Setup of exp/fjord:
Design milestone1, start of the top module:
module milestone1 (
	input logic CLOCK_50_I,                    
	input logic resetn,
	input  logic            M1_en,
	output  logic            M1_end,
	output logic   [17:0]   SRAM_address,
	input  logic   [15:0]   SRAM_read_data,
	output logic   [15:0]   SRAM_write_data,
	output logic            SRAM_we_n
);
Size: roughly 610 flip-flops, about 55 I/O pins, about 0.063 mm² of cells after synthesis.
clock: 8.61 ns
lec_check: 0
cap_margin: 15
core_margin: 2
core_utilization: 71
cts_cluster_diameter: 210
cts_cluster_size: 31
setup_slack_margin: -0.85
slew_margin: 20
run.sh (not shown) runs the stock make flow with config.mk's settings and CLKGATE_MAP_FILE=.
exp/fjord did not run to completion, as it errored out during global routing.
Setup changes, exp/fjord to exp/umber
- SETUP_SLACK_MARGIN removed (was -0.85)
- CORE_UTILIZATION changed from 71 to 40
- CTS_CLUSTER_DIAMETER removed (was 210)
- CAP_MARGIN changed from 15 to 20
- CTS_CLUSTER_SIZE removed (was 31)
- the clock period (ns, I/O delays scaled along) changed from 8.61 to 12.5
--- outcome ---
The sole clean run among exp/umber and exp/fjord is exp/umber. exp/fjord: it failed during global routing, and the tool reported GRT-0232. Between exp/fjord and exp/umber, the flow reports cell area after placement decreasing by more than 10%. The quantity of gates resized following cts number comes out lower for exp/umber vs exp/fjord. Reported for exp/umber and exp/fjord, fraction of synthesized cell area in xor and xnor cells turned out identical to the last digit.
> inputs changed (exp/umber -> exp/sierra)
- SETUP_SLACK_MARGIN: unset -> 1.73
==> results <==
Wire length sits higher in exp/sierra than in exp/umber.
Relative to exp/umber, the number of logic stages on the critical path including buffering of exp/sierra is lower by 1.
exp/sierra vs. exp/umber: clock skew now sits at about the same level, post-CTS setup repair buffer count now sits higher, worst hold slack now sits lower, non-clock buffer contribution to total cell area now sits higher.
exp/umber ended up with G1[29] as its capturing element of the worst setup path; exp/sierra ended up with R0[30].
Count of routing violations after the opening detailed-route iteration: exp/sierra < exp/umber
Inputs modified between exp/sierra and exp/quartz:
- MAX_ROUTING_LAYER: unset -> met4
- CORE_UTILIZATION: 40 -> 72
- SETUP_SLACK_MARGIN: 1.73 -> unset
- the clock period (ns, I/O delays scaled along): 12.5 -> 8.37
Notes after the runs:
The die used by exp/quartz is smaller than the one used by exp/sierra.
Diff exp/sierra -> exp/quartz | total instance count after detailed placement | up by a few percent
The count of instances resized after the clock tree is built of exp/quartz exceeds that of exp/sierra by 456.
exp/quartz -> exp/sierra: yosys cell count delta 0, exact match
exp/quartz: it failed during global routing, and the tool reported GRT-0116.
exp/sierra -> exp/quartz: placer's final routability congestion estimate increased by a few percent
Count of library flops with an enable pin: exp/sierra vs exp/quartz identical
Looking at overall die height across exp/sierra and exp/quartz, the one that comes out higher is exp/sierra.

north:
Starting RTL as in the previous note.
// milestone1
module milestone1 (
	input logic CLOCK_50_I,                    
	input logic resetn,
	input  logic            M1_en,
	output  logic            M1_end,
	output logic   [17:0]   SRAM_address,
	input  logic   [15:0]   SRAM_read_data,
	output logic   [15:0]   SRAM_write_data,
	output logic            SRAM_we_n
);
make LEC_CHECK=0 ABC_AREA=1 CAP_MARGIN=30 CELL_PAD_IN_SITES_DETAIL_PLACEMENT=2 CELL_PAD_IN_SITES_GLOBAL_PLACEMENT=1 CORE_MARGIN=2 CORE_UTILIZATION=51 CTS_CLUSTER_DIAMETER=156 CTS_CLUSTER_SIZE=29 MAX_ROUTING_LAYER=met4 MIN_ROUTING_LAYER=met2 PLACE_DENSITY_LB_ADDON=0.06 SLEW_MARGIN=5 finish   # period 12.6 ns
What ended north was a tool error in detailed placement (3_5_place_dp); the run never finished.
Inputs modified between north and south:
Settings: clearing PLACE_DENSITY_LB_ADDON, which used to be 0.06; clearing CELL_PAD_IN_SITES_DETAIL_PLACEMENT, which used to be 2; clearing CELL_PAD_IN_SITES_GLOBAL_PLACEMENT, which used to be 1; swapping 51 for 65 in CORE_UTILIZATION; swapping 30 for 20 in CAP_MARGIN; clearing MAX_ROUTING_LAYER, which used to be met4; swapping 5 for 20 in SLEW_MARGIN; clearing ABC_AREA, which used to be 1; clearing MIN_ROUTING_LAYER, which used to be met2; clearing CTS_CLUSTER_DIAMETER, which used to be 156; clearing CTS_CLUSTER_SIZE, which used to be 29; swapping 12.6 for 10.1 in the clock period (ns, I/O delays scaled along).
--- outcome ---
south finished every stage and its layout cleared the timing, DRC and antenna checks.
Diff north -> south: yosys stat cell total has decreased, share of synthesized area occupied by flip-flops and latches saw an increase, synthesized cell count saw a decrease, arithmetic-cell share of the synthesized area counting full adders, half adders and majority gates climbed 1.8 points.
Area of the mapped netlist: south better than north
[inputs] east vs south
Settings: CORE_UTILIZATION now 29, was 65; the clock period (ns, I/O delays scaled along) now 12.5, was 10.1.
--- outcome ---
east against south; cell area is down by a few percent.
Taking south as the reference point, the slew of the pin with the lowest slew margin of east rises by 0.051 ns.
[compare] base=south new=east: worst hold margin up 0.0068 ns, critical path depth decreased 4, highest achievable clock rate went down 15%.
Sequential share of layout area up 1.1 points in east wrt south
Compared with south, in east routed length per instance decreased by 3.2 um relative to the old numbers, portion of the layout cell area used by clock cells neither gained nor lost much, logic depth of the worst register-to-register path went down, number of clock-tree buffers in the layout has increased.
